## v15
## brain_m
module brain_m(clk, rst, distance, mode, start, E, color, OE, shape);
	input clk, rst, mode, start, E;
	input [6:0] distance;
	output color, OE;
	output [4:0] shape;
	wire [99:0] W1;
	wire W2, W3, W8, W13, W14, 
		  W15, W16, W17, W18, W19, 
		  W20, W21, W22, W23, W24, 
		  W25, W26, W27, W28, W29, 
		  W30, W31;
	wire [6:0] W4, W5;
	wire [11:0] W6, W51, W52, W53, 
					W54, W55, W56, W57, 
					W58, W59, W60, W61, 
					W62, W63, W64, W65, 
					W66, W67, W68, W69, 
					W11, W12;
	wire [4:0] W7, W32, W33, W34, W35, 
				  W36, W37, W38, W39, W40, 
				  W41, W42, W43, W44, W45, 
				  W46, W47, W48, W49, W50, 
				  W9, W10;
	sensory_neuron s1(clk, rst, distance, 7'b0000010, start, W1[0]);
	sensory_neuron s2(clk, rst, distance, 7'b0000011, start, W1[1]);
	sensory_neuron s3(clk, rst, distance, 7'b0000100, start, W1[2]);
	sensory_neuron s4(clk, rst, distance, 7'b0000101, start, W1[3]);
	sensory_neuron s5(clk, rst, distance, 7'b0000110, start, W1[4]);
	sensory_neuron s6(clk, rst, distance, 7'b0000111, start, W1[5]);
	sensory_neuron s7(clk, rst, distance, 7'b0001000, start, W1[6]);
  ...
==> flow/config.mk <==
export PLATFORM = sky130hd
export DESIGN_NAME = brain_m
export DESIGN_NICKNAME = brain_m
export VERILOG_FILES = /design/flow/design.v
export SDC_FILE = /design/flow/constraint.sdc
export NUM_CORES = 4
export LEC_CHECK = 0
export ABC_AREA = 0
export CAP_MARGIN = 20
export CELL_PAD_IN_SITES_DETAIL_PLACEMENT = 2
export CORE_MARGIN = 8
export CORE_UTILIZATION = 64
export CTS_CLUSTER_DIAMETER = 288
export GPL_TIMING_DRIVEN = 0
export HOLD_SLACK_MARGIN = 0.01
export PLACE_DENSITY = 0.84
export SETUP_SLACK_MARGIN = 2.14
export SLEW_MARGIN = 5
export TNS_END_PERCENT = 15
==> flow/constraint.sdc <==
create_clock -name core_clock -period 10.0 [get_ports {clk}]
set_input_delay 2.0000 -clock core_clock [delete_from_list [all_inputs] [get_ports {clk}]]
set_output_delay 2.0000 -clock core_clock [all_outputs]
set_load 0.01 [all_outputs]
run.sh (not shown) runs the stock make flow with config.mk's settings and CLKGATE_MAP_FILE=.
Stage in which a tool error killed v15: 3_5_place_dp.
Setup changes, v15 to v50
- clearing HOLD_SLACK_MARGIN, which used to be 0.01
- clearing CELL_PAD_IN_SITES_DETAIL_PLACEMENT, which used to be 2
- swapping 5 for 20 in SLEW_MARGIN
- clearing SETUP_SLACK_MARGIN, which used to be 2.14
- clearing CTS_CLUSTER_DIAMETER, which used to be 288
- clearing ABC_AREA, which used to be 0
- swapping 8 for 2 in CORE_MARGIN
- clearing GPL_TIMING_DRIVEN, which used to be 0
- swapping 64 for 34 in CORE_UTILIZATION
- swapping 0.84 for 0.6 in PLACE_DENSITY
- clearing TNS_END_PERCENT, which used to be 15
- swapping 10.0 for 6.6 in the clock period (ns, I/O delays scaled along)
Findings:
Delta (v50 minus v15): register bit total from synthesis comparable; number of unique standard cell types used by synthesis comparable.
Diff v15 -> v50 | die area | up by more than half
Re area share of and-or/or-and cells after synthesis: no difference whatsoever between v50 and v15.
Per the final summary, v50 finished and its layout is clean on timing, DRC and antenna.
[inputs] v11 vs v50
- changing CORE_UTILIZATION from 34 to 40
- changing the clock period (ns, I/O delays scaled along) from 6.6 to 10.0
==> comparison <==
v11 completed; timing, DRC and antenna clean. The fraction of area in non-clock buffers was comparable across v11 and v50. The per-cell via count in the routed design of v11 is higher than that of v50. v11 against v50: synthesized flop and latch total saw little to no change; number of distinct library cells after synthesis essentially unchanged; final period utilization fell 17 points. Looking at depth of the critical timing path with buffers and inverters included, v11 sits below v50.
The following lists how v8 was set up differently from v11:
- a change of CORE_UTILIZATION from 40 to 63
- a deleted PLACE_DENSITY that had been 0.6
- a change of the clock period (ns, I/O delays scaled along) from 10.0 to 4.58
### Flow results
- Ran to the end and failed final checks on antenna rules: v8.
- v11: full flow OK, the timing, DRC and antenna checks passed
- Summary of v8 over v11: arrival time of data at the critical path endpoint -1050 ps; count of clock-net buffers in the final layout -11; post-route standard cell area excluding fillers -0.86%; number of nets still failing antenna checks after routing +1; quantity of gates resized following cts +12.
Inputs modified between v8 and v57:
- SETUP_SLACK_MARGIN now -0.24, previously not set
- CORE_UTILIZATION now 72, was 63
- the clock period (ns, I/O delays scaled along) now 3.7, was 4.58
## What came out
- In v57 the implementation ran to completion but is not tape-out ready, as the final checks report setup timing.
- Looking at global-route usage across v57 and v8, the one that comes out higher is v57.
- [compare] base=v8 new=v57: switching power total rose 2800 uW, fraction of area in multi-input gates saw a decrease.
- Comparing v57 and v8, the lower placeable core area is on v57.
- v57 vs v8 — routed wire length rose about 5%.
- Compared with v8, v57 ends up with a larger final cell area.
Input-level comparison between v33 and v57:
- CORE_UTILIZATION changed from 72 to 40
- SETUP_SLACK_MARGIN removed (was -0.24)
- PLACE_DENSITY newly set to 0.6
- the clock period (ns, I/O delays scaled along) changed from 3.7 to 6.6
The flow did not stop early for v33: all stages ran, and the layout cleared the timing, DRC and antenna checks. The total power in v33 is 0.58 times that in v57. v33 ended with less per-cell routed wire length than v57. Compared with v57, v33 shows number of buffers outside the clock class in the layout that has gone down by more than half. Per the comparison of v33 with v57, design area level, peak per-stage delay on the critical path moved up, routed wire length moved down, combinational logic power moved down.


Starting RTL as in the previous note.
Settings: LEC_CHECK=0, ABC_AREA=1, CAP_MARGIN=20, CELL_PAD_IN_SITES_DETAIL_PLACEMENT=2, CELL_PAD_IN_SITES_GLOBAL_PLACEMENT=3, CORE_MARGIN=3, CORE_UTILIZATION=55, CTS_CLUSTER_DIAMETER=54, GPL_ROUTABILITY_DRIVEN=0, GPL_TIMING_DRIVEN=0, MAX_ROUTING_LAYER=met4, MIN_ROUTING_LAYER=met2, SETUP_SLACK_MARGIN=0.06, SLEW_MARGIN=25; clock period 4.41 ns.
The first run failed in global placement without I/O (3_1_place_gp_skip_io), error GPL-0301.
==> next run, changes <==
==> flow/config.mk (replaced) <==
export PLATFORM = sky130hd
export DESIGN_NAME = brain_m
export DESIGN_NICKNAME = brain_m
export VERILOG_FILES = /design/flow/design.v
export SDC_FILE = /design/flow/constraint.sdc
export NUM_CORES = 4
export LEC_CHECK = 0
export CAP_MARGIN = 20
export CORE_MARGIN = 2
export CORE_UTILIZATION = 70
export SETUP_SLACK_MARGIN = 0.62
export SLEW_MARGIN = 20
==> flow/constraint.sdc (replaced) <==
create_clock -name core_clock -period 4.58 [get_ports {clk}]
set_input_delay 0.9160 -clock core_clock [delete_from_list [all_inputs] [get_ports {clk}]]
set_output_delay 0.9160 -clock core_clock [all_outputs]
set_load 0.01 [all_outputs]
After rerunning: This time the run ran to the end with no violations; die area shrinks by 23%; synthesized area is lower by 1.0%; synthesized cell count decreases by 17%.
==> next run, changes <==
--- a/flow/config.mk
+++ b/flow/config.mk
@@ -9,4 +9,6 @@
 export CORE_MARGIN = 2
-export CORE_UTILIZATION = 70
-export SETUP_SLACK_MARGIN = 0.62
+export CORE_UTILIZATION = 72
+export CTS_CLUSTER_SIZE = 48
+export PLACE_DENSITY_LB_ADDON = 0.0
+export SETUP_SLACK_MARGIN = 1.38
 export SLEW_MARGIN = 20
==> flow/constraint.sdc (replaced) <==
create_clock -name core_clock -period 4.79 [get_ports {clk}]
set_input_delay 0.9580 -clock core_clock [delete_from_list [all_inputs] [get_ports {clk}]]
set_output_delay 0.9580 -clock core_clock [all_outputs]
set_load 0.01 [all_outputs]
After rerunning:
- The new run passed the timing, DRC and antenna checks
- clock power stays flat
- sequential share of layout area fell by 0.55 points
- core utilization rose by 3.2 points
- cell area rose by 1.2%
- power fell by 2.9%
- setup slack is worse by 0.039 ns
- area after synthesis is unchanged
- wire length rose by 3.1%
- sequential power fell by about 4%
- die area fell by 2.8%
==> next run, changes <==
--- a/flow/config.mk
+++ b/flow/config.mk
@@ -9,6 +9,3 @@
 export CORE_MARGIN = 2
-export CORE_UTILIZATION = 72
-export CTS_CLUSTER_SIZE = 48
-export PLACE_DENSITY_LB_ADDON = 0.0
-export SETUP_SLACK_MARGIN = 1.38
+export CORE_UTILIZATION = 64
 export SLEW_MARGIN = 20
==> flow/constraint.sdc (replaced) <==
create_clock -name core_clock -period 4.84 [get_ports {clk}]
set_input_delay 0.9680 -clock core_clock [delete_from_list [all_inputs] [get_ports {clk}]]
set_output_delay 0.9680 -clock core_clock [all_outputs]
set_load 0.01 [all_outputs]
The changed run went through all stages and came out clean. Register-to-register slack got worse by 0.05 ns. Worst setup slack gets worse by 0.28 ns. Count of clock-buffer cells in the layout falls by 8.
Power and IR drop assume default switching activity.
